==> v22 <==
// bf16_unit
module bf16_unit
# (parameter G = 6) (
    input  clk,
    input  reset,
    input  [15:0] in1,
    input  [15:0] in2,
    input  [15:0] in3,
    input  [15:0] in4,
    input  [15:0] in5,
    input  [15:0] in6,
    input  [15:0] in7,
    input  [15:0] in8,
    input  [15:0] in9,
    input  [15:0] in10,
    input  [15:0] in11,
    input  [15:0] in12,
    input  [15:0] in13,
    input  [15:0] in14,
    input  [15:0] in15,
    input  [15:0] in16,
    input  [15:0] in17,
    input  [15:0] in18,
    input  [4:0] funct5,
    output wire [15:0] result
);
==> flow/config.mk <==
export PLATFORM = sky130hd
export DESIGN_NAME = bf16_unit
export DESIGN_NICKNAME = bf16_unit
export VERILOG_FILES = /design/flow/design.v
export SDC_FILE = /design/flow/constraint.sdc
export NUM_CORES = 4
export LEC_CHECK = 0
export ABC_AREA = 1
export CAP_MARGIN = 25
export CELL_PAD_IN_SITES_DETAIL_PLACEMENT = 1
export CELL_PAD_IN_SITES_GLOBAL_PLACEMENT = 3
export CORE_ASPECT_RATIO = 1.08
export CORE_MARGIN = 2
export CORE_UTILIZATION = 42
export CTS_CLUSTER_DIAMETER = 80
export CTS_CLUSTER_SIZE = 22
export GPL_ROUTABILITY_DRIVEN = 1
export GPL_TIMING_DRIVEN = 0
export HOLD_SLACK_MARGIN = 0.18
export MAX_ROUTING_LAYER = met5
export PLACE_DENSITY = 0.4
export SLEW_MARGIN = 30
export TNS_END_PERCENT = 75
==> flow/constraint.sdc <==
create_clock -name core_clock -period 13.8 [get_ports {clk}]
set_input_delay 2.7600 -clock core_clock [delete_from_list [all_inputs] [get_ports {clk}]]
set_output_delay 2.7600 -clock core_clock [all_outputs]
set_load 0.01 [all_outputs]
run.sh (not shown) runs the stock make flow with config.mk's settings and CLKGATE_MAP_FILE=.
==> v26 (differences from v22) <==
ABC_AREA = 0   (was 1)
CAP_MARGIN = 15   (was 25)
CELL_PAD_IN_SITES_DETAIL_PLACEMENT = not set   (was 1)
CELL_PAD_IN_SITES_GLOBAL_PLACEMENT = not set   (was 3)
CORE_ASPECT_RATIO = 0.93   (was 1.08)
CORE_UTILIZATION = 72   (was 42)
CTS_CLUSTER_SIZE = not set   (was 22)
GPL_TIMING_DRIVEN = not set   (was 0)
HOLD_SLACK_MARGIN = -0.09   (was 0.18)
MAX_ROUTING_LAYER = not set   (was met5)
PLACE_DENSITY = not set   (was 0.4)
SLEW_MARGIN = 20   (was 30)
TNS_END_PERCENT = not set   (was 75)
==> flow/constraint.sdc (replaced) <==
create_clock -name core_clock -period 4.39 [get_ports {clk}]
set_input_delay 0.8780 -clock core_clock [delete_from_list [all_inputs] [get_ports {clk}]]
set_output_delay 0.8780 -clock core_clock [all_outputs]
set_load 0.01 [all_outputs]
==> v1 (differences from v22) <==
ABC_AREA = 0   (was 1)
CELL_PAD_IN_SITES_DETAIL_PLACEMENT = not set   (was 1)
MAX_ROUTING_LAYER = not set   (was met5)
SETUP_SLACK_MARGIN = -0.64   (was not set)
SLEW_MARGIN = 20   (was 30)
==> results.toml <==
# generated from flow reports
[outcome]
run_status = "finished clean"

[synthesis]
synthTopCellsByCount = "sky130_fd_sc_hd__dfxtp_1 (3218), sky130_fd_sc_hd__and2_1 (2117), sky130_fd_sc_hd__nor2_1 (1838)"
syn_avg_cell_area_um2 = 8.83
ys_sh_mux_pct = 5.32
topCellsByArea = "sky130_fd_sc_hd__dfxtp_1 (39%), sky130_fd_sc_hd__and2_1 (8.0%), sky130_fd_sc_hd__ha_1 (7.1%)"
post_synth_xor_area_fraction_pct = 4.27
[end of results for v1]
==> results.toml <==
# generated from flow reports
[outcome]
run_status = "finished with violations"
so.violations = "setup timing"

[synthesis]
syn_avg_cell_area_um2 = 8.83
synthTopCellsByCount = "sky130_fd_sc_hd__dfxtp_1 (3218), sky130_fd_sc_hd__and2_1 (2117), sky130_fd_sc_hd__nor2_1 (1838)"
post_synth_xor_area_fraction_pct = 4.27
topCellsByArea = "sky130_fd_sc_hd__dfxtp_1 (39%), sky130_fd_sc_hd__and2_1 (8.0%), sky130_fd_sc_hd__ha_1 (7.1%)"

[sta]
finalSetupViolations = 21
setup_ws_ns = -0.782
[end of results for v26]
==> results.toml <==
# implementation run metrics
[synthesis]
syn_avg_cell_area_um2 = 6.83
post_synth_xor_area_fraction_pct = 1.27
yosys_most_used_dff = "sky130_fd_sc_hd__dfxtp_1"
synth_flop_count = 3218
topCellsByArea = "sky130_fd_sc_hd__dfxtp_1 (37%), sky130_fd_sc_hd__nand2_1 (14%), sky130_fd_sc_hd__inv_1 (10%)"
post_synth_fa_ha_maj_area_fraction_pct = 11.4
synthTopCellsByCount = "sky130_fd_sc_hd__nand2_1 (6556), sky130_fd_sc_hd__inv_1 (4858), sky130_fd_sc_hd__dfxtp_1 (3218)"
ys_sh_mux_pct = 0.0626

[outcome]
run_status = "stopped before the end"
outcome.stop_stage = "global placement without I/O"
error_message = "[ERROR GPL-0301] Utilization 101.029 % exceeds 100%."

[floorplanning]
core-area_um2 = 416000
[end of results for v22]

* * *

==> inputs of job 3643 <==
Starting RTL as in the previous note.
Settings: LEC_CHECK=0, ABC_AREA=0, CAP_MARGIN=20, CORE_MARGIN=2, CORE_UTILIZATION=72, CTS_CLUSTER_DIAMETER=350, CTS_CLUSTER_SIZE=14, PLACE_DENSITY_LB_ADDON=0.07, SETUP_SLACK_MARGIN=1.27, SLEW_MARGIN=20, TNS_END_PERCENT=5; clock period 4.26 ns.
==> inputs of job 993, as changes to job 3643 <==
- ABC_AREA: 0 -> not set
- CORE_UTILIZATION: 72 -> 55
- CTS_CLUSTER_DIAMETER: 350 -> not set
- CTS_CLUSTER_SIZE: 14 -> not set
- PLACE_DENSITY: not set -> 0.6
- PLACE_DENSITY_LB_ADDON: 0.07 -> not set
- SETUP_SLACK_MARGIN: 1.27 -> not set
- TNS_END_PERCENT: 5 -> not set
==> flow/constraint.sdc (replaced) <==
create_clock -name core_clock -period 6.68 [get_ports {clk}]
set_input_delay 1.3360 -clock core_clock [delete_from_list [all_inputs] [get_ports {clk}]]
set_output_delay 1.3360 -clock core_clock [all_outputs]
set_load 0.01 [all_outputs]
==> results <==
Result of the run: job 3643 complete, but fails checks; job 993 finished clean
Violated checks: job 3643 negative setup slack; job 993 -
R2r startpoint: job 3643 bf16_SIMD.MULT8.p1_reg_alu_in2[3]; job 993 bf16_SIMD.MULT4.p1_reg_alu_in1[7]
Final-layout worst hold slack: job 3643 0.3927 ns; job 993 0.3906 ns
RSZ-0062 raised after global routing: job 3643 yes; job 993 no
Wirelength, routed: job 3643 433.8 mm; job 993 426.9 mm
Post-route met1 wirelength: job 3643 177.0 mm; job 993 207.1 mm
DR vias: job 3643 133.7k; job 993 125.8k
Fillers: job 3643 14.60k; job 993 26.56k
Horizontal die dimension: job 3643 483.9 µm; job 993 553.0 µm
Worst endpoint data arrival time: job 3643 4.27 ns; job 993 5.05 ns
Number of inserted diodes: job 3643 5; job 993 3
Worst reg-to-reg setup slack: job 3643 -0.11 ns; job 993 1.73 ns
Met3 global-route usage: job 3643 4.438%; job 993 3.020%
Net load switching power: job 3643 0.01783 W; job 993 0.01240 W
Setup repair bufs after CTS: job 3643 118; job 993 0
Power consumed by the clock network: job 3643 0.0222 W; job 993 0.0196 W
Number of global-route vias before repair: job 3643 128.0k; job 993 121.0k

* * *

==> 07-09: inputs <==
Starting RTL as in the previous note.
export LEC_CHECK = 0
export CAP_MARGIN = 20
export CORE_MARGIN = 2
export CORE_UTILIZATION = 72
export CTS_CLUSTER_DIAMETER = 67
export CTS_CLUSTER_SIZE = 14
export PLACE_DENSITY = 0.4
export SLEW_MARGIN = 20
create_clock -name core_clock -period 4.82 [get_ports {clk}]
==> inputs of 08-14, as changes to 07-09 <==
--- a/flow/config.mk
+++ b/flow/config.mk
@@ -9,6 +9,4 @@
 export CORE_MARGIN = 2
 export CORE_UTILIZATION = 72
-export CTS_CLUSTER_DIAMETER = 67
-export CTS_CLUSTER_SIZE = 14
-export PLACE_DENSITY = 0.4
+export PLACE_DENSITY = 0.42
 export SLEW_MARGIN = 20
==> flow/constraint.sdc (replaced) <==
create_clock -name core_clock -period 7.25 [get_ports {clk}]
set_input_delay 1.4500 -clock core_clock [delete_from_list [all_inputs] [get_ports {clk}]]
set_output_delay 1.4500 -clock core_clock [all_outputs]
set_load 0.01 [all_outputs]
==> inputs of 03-11, as changes to 07-09 <==
--- a/flow/config.mk
+++ b/flow/config.mk
@@ -6,9 +6,10 @@
 export NUM_CORES = 4
 export LEC_CHECK = 0
+export ABC_AREA = 1
 export CAP_MARGIN = 20
 export CORE_MARGIN = 2
 export CORE_UTILIZATION = 72
-export CTS_CLUSTER_DIAMETER = 67
+export CTS_CLUSTER_DIAMETER = 350
 export CTS_CLUSTER_SIZE = 14
-export PLACE_DENSITY = 0.4
+export PLACE_DENSITY_LB_ADDON = 0.07
 export SLEW_MARGIN = 20
==> flow/constraint.sdc (replaced) <==
create_clock -name core_clock -period 4.26 [get_ports {clk}]
set_input_delay 0.8520 -clock core_clock [delete_from_list [all_inputs] [get_ports {clk}]]
set_output_delay 0.8520 -clock core_clock [all_outputs]
set_load 0.01 [all_outputs]
==> results <==
03-11 finished with negative setup slack left. 08-14 went through all stages and came out clean. 07-09 finished but failed the layout checks on negative setup slack.
Clock-buffer cell count: 03-11 < 07-09 < 08-14.
Of 08-14 and 07-09, 07-09 has the higher sequential share of layout area (gap 0.41 points).
Critical path depth, lowest first: 08-14, 07-09, 03-11.
Via count: 03-11 > 08-14 > 07-09.
In area after synthesis, 08-14 and 07-09 do not differ.
Setup slack, highest first: 08-14, 07-09, 03-11.
The highest total power belongs to 03-11, the lowest to 08-14.
In 08-14 the hold slack is higher than in 03-11, by 0.038 ns.
In flip-flop count, 08-14 and 07-09 do not differ.
==> figures <==
Status: 07-09 finished with violations; 03-11 finished with violations; 08-14 finished clean
Reasons for failing layout checks: 07-09 negative setup slack; 03-11 negative setup slack; 08-14 -
Pin slew with the least headroom to its limit: 07-09 1.21 ns; 03-11 1.23 ns; 08-14 1.09 ns
Yosys Chip Area: 07-09 0.166 mm²; 03-11 0.176 mm²; 08-14 0.166 mm²
Yosys cell count: 07-09 18.8k; 03-11 25.7k; 08-14 18.8k
MI comb cells: 07-09 13.6k; 03-11 16.6k; 08-14 13.6k
Setup crit start: 07-09 fmadd_fmsub.p6_reg_alu_r[8]; 03-11 bf16_SIMD.ROOT.p4_reg_alu_r[8]; 08-14 fmadd_fmsub.p6_reg_alu_r[7]
RSZ-0062 raised after global routing: 07-09 yes; 03-11 yes; 08-14 no
Filler cell count: 07-09 15.9k; 03-11 17.6k; 08-14 15.4k
Critical path buffer and inverter count: 07-09 3; 03-11 3; 08-14 1
Violation count after the first detailed-routing iteration: 07-09 11.7k; 03-11 18.9k; 08-14 11.3k
Fraction of met2 tracks used by global routing: 07-09 0.550; 03-11 0.609; 08-14 0.556
Clock network fraction of design power: 07-09 0.360; 03-11 0.246; 08-14 0.418
Count of vias placed by the detailed router: 07-09 130k; 03-11 164k; 08-14 130k
Share of cell area taken by multi-input logic gates: 07-09 0.525; 03-11 0.470; 08-14 0.518
Destination of the worst register-to-register timing path: 07-09 bf16_SIMD.MULT5.s_alu_m[14]; 03-11 fmadd_fmsub.p2_reg_alu_rm[13]; 08-14 bf16_SIMD.MULT8.s_alu_m[15]
# diodes: 07-09 1; 03-11 10; 08-14 6
Critical Path Max Stage Delay: 07-09 0.62 ns; 03-11 0.38 ns; 08-14 0.73 ns
Power share of the sequential group: 07-09 0.484; 03-11 0.379; 08-14 0.443
Maximum number of pins on one net before global-route repair: 07-09 327; 03-11 229; 08-14 273

* * *

==> indigo <==
bf16_unit again, from the RTL that the note above started with.
export LEC_CHECK = 0
export ABC_AREA = 0
export CAP_MARGIN = 20
export CORE_ASPECT_RATIO = 0.52
export CORE_MARGIN = 2
export CORE_UTILIZATION = 61
export CTS_CLUSTER_DIAMETER = 224
export CTS_CLUSTER_SIZE = 26
export GPL_ROUTABILITY_DRIVEN = 1
export HOLD_SLACK_MARGIN = 0.18
export SETUP_SLACK_MARGIN = 1.73
export SLEW_MARGIN = 5
create_clock -name core_clock -period 5.84 [get_ports {clk}]
==> fjord (differences from indigo) <==
- ABC_AREA: 0 -> default
- CORE_ASPECT_RATIO: 0.52 -> default
- CORE_UTILIZATION: 61 -> 40
- CTS_CLUSTER_DIAMETER: 224 -> default
- CTS_CLUSTER_SIZE: 26 -> default
- GPL_ROUTABILITY_DRIVEN: 1 -> default
- HOLD_SLACK_MARGIN: 0.18 -> default
- PLACE_DENSITY: default -> 0.6
- SETUP_SLACK_MARGIN: 1.73 -> default
- SLEW_MARGIN: 5 -> 20
==> flow/constraint.sdc (replaced) <==
create_clock -name core_clock -period 12.4 [get_ports {clk}]
set_input_delay 2.4800 -clock core_clock [delete_from_list [all_inputs] [get_ports {clk}]]
set_output_delay 2.4800 -clock core_clock [all_outputs]
set_load 0.01 [all_outputs]
==> violet (differences from indigo) <==
- ABC_AREA: 0 -> default
- CORE_ASPECT_RATIO: 0.52 -> default
- CORE_UTILIZATION: 61 -> 9
- CTS_CLUSTER_DIAMETER: 224 -> default
- CTS_CLUSTER_SIZE: 26 -> default
- GPL_ROUTABILITY_DRIVEN: 1 -> default
- HOLD_SLACK_MARGIN: 0.18 -> default
- PLACE_DENSITY: default -> 0.6
- SETUP_SLACK_MARGIN: 1.73 -> default
- SLEW_MARGIN: 5 -> 20
==> flow/constraint.sdc (replaced) <==
create_clock -name core_clock -period 11.4 [get_ports {clk}]
set_input_delay 2.2800 -clock core_clock [delete_from_list [all_inputs] [get_ports {clk}]]
set_output_delay 2.2800 -clock core_clock [all_outputs]
set_load 0.01 [all_outputs]
==> impl_metrics.json <==
{
  "finalClockPeriodUsage_pct": 90.7,
  "dieHeight_um": 380,
  "path_buffers": 3,
  "dp.cells": 22000,
  "p_leak_nw": 77.1,
  "status": "complete, no violations",
  "m1WireLength_mm": 228,
  "numCtsBuffers": 149,
  "comb_share_pct": 53.6,
  "grt_max_degree": 318
}
That was indigo.
==> impl_metrics.json <==
{
  "end_kind": "primary output",
  "status": "complete, no violations",
  "async_reset_ff_share_pct": 0,
  "path_buffers": 1,
  "finalClockPeriodUsage_pct": 73.4,
  "numCtsBuffers": 352,
  "routed_via_density": 2.93,
  "comb_share_pct": 45.0,
  "dieHeight_mm": 1.36,
  "dp.cells": 42800
}
That was violet.
==> impl_metrics.json <==
{
  "status": "complete, no violations",
  "place.gp.congestion": 0.892,
  "end_kind": "primary output",
  "synth.most_common_cell": "dfxtp_1",
  "p_leak_nw": 78.6,
  "async_reset_ff_share_pct": 0,
  "die-width_um": 648,
  "finalClockPeriodUsage_pct": 65.7,
  "dieHeight_um": 648,
  "m1WireLength_mm": 199,
  "grt_max_degree": 223,
  "routed_via_density": 5.12,
  "comb_share_pct": 50.8
}
That was fjord.

* * *

==> raven: inputs <==
bf16_unit again, from the RTL that the note above started with.
==> flow/config.mk <==
export PLATFORM = sky130hd
export DESIGN_NAME = bf16_unit
export DESIGN_NICKNAME = bf16_unit
export VERILOG_FILES = /design/flow/design.v
export SDC_FILE = /design/flow/constraint.sdc
export NUM_CORES = 4
export LEC_CHECK = 0
export CAP_MARGIN = 15
export CORE_ASPECT_RATIO = 0.69
export CORE_MARGIN = 2
export CORE_UTILIZATION = 72
export CTS_CLUSTER_DIAMETER = 374
export CTS_CLUSTER_SIZE = 10
export HOLD_SLACK_MARGIN = -0.08
export PLACE_DENSITY = 0.6
export SETUP_SLACK_MARGIN = 1.24
export SLEW_MARGIN = 20
==> flow/constraint.sdc <==
create_clock -name core_clock -period 4.26 [get_ports {clk}]
set_input_delay 0.8520 -clock core_clock [delete_from_list [all_inputs] [get_ports {clk}]]
set_output_delay 0.8520 -clock core_clock [all_outputs]
set_load 0.01 [all_outputs]
==> lagoon: changes against raven <==
CORE_ASPECT_RATIO = not set   (was 0.69)
CTS_CLUSTER_DIAMETER = not set   (was 374)
CTS_CLUSTER_SIZE = not set   (was 10)
HOLD_SLACK_MARGIN = not set   (was -0.08)
SETUP_SLACK_MARGIN = not set   (was 1.24)
==> flow/constraint.sdc (replaced) <==
create_clock -name core_clock -period 5.24 [get_ports {clk}]
set_input_delay 1.0480 -clock core_clock [delete_from_list [all_inputs] [get_ports {clk}]]
set_output_delay 1.0480 -clock core_clock [all_outputs]
set_load 0.01 [all_outputs]
==> comparison <==
- lagoon completed, yet does not pass: negative setup slack. raven finished but fails on negative setup slack.
- Against raven, the sequential power of lagoon is smaller by about 19%.
- Between lagoon and raven, the lower critical path depth is in raven (gap 1).
- In raven the global-route usage is higher than in lagoon, by 1.6 points.
- Sequential share of layout area: lagoon is higher than raven (1.2 points).
- Against lagoon, the hold slack of raven is better by 6.6 ps.
- Between raven and lagoon, the lower non-clock buffer count is in lagoon (gap 476).
- Of raven and lagoon, lagoon has the higher clock skew (gap 25 ps).
- Sequential cell count is the same in lagoon and raven.
Power and IR drop assume default switching activity.
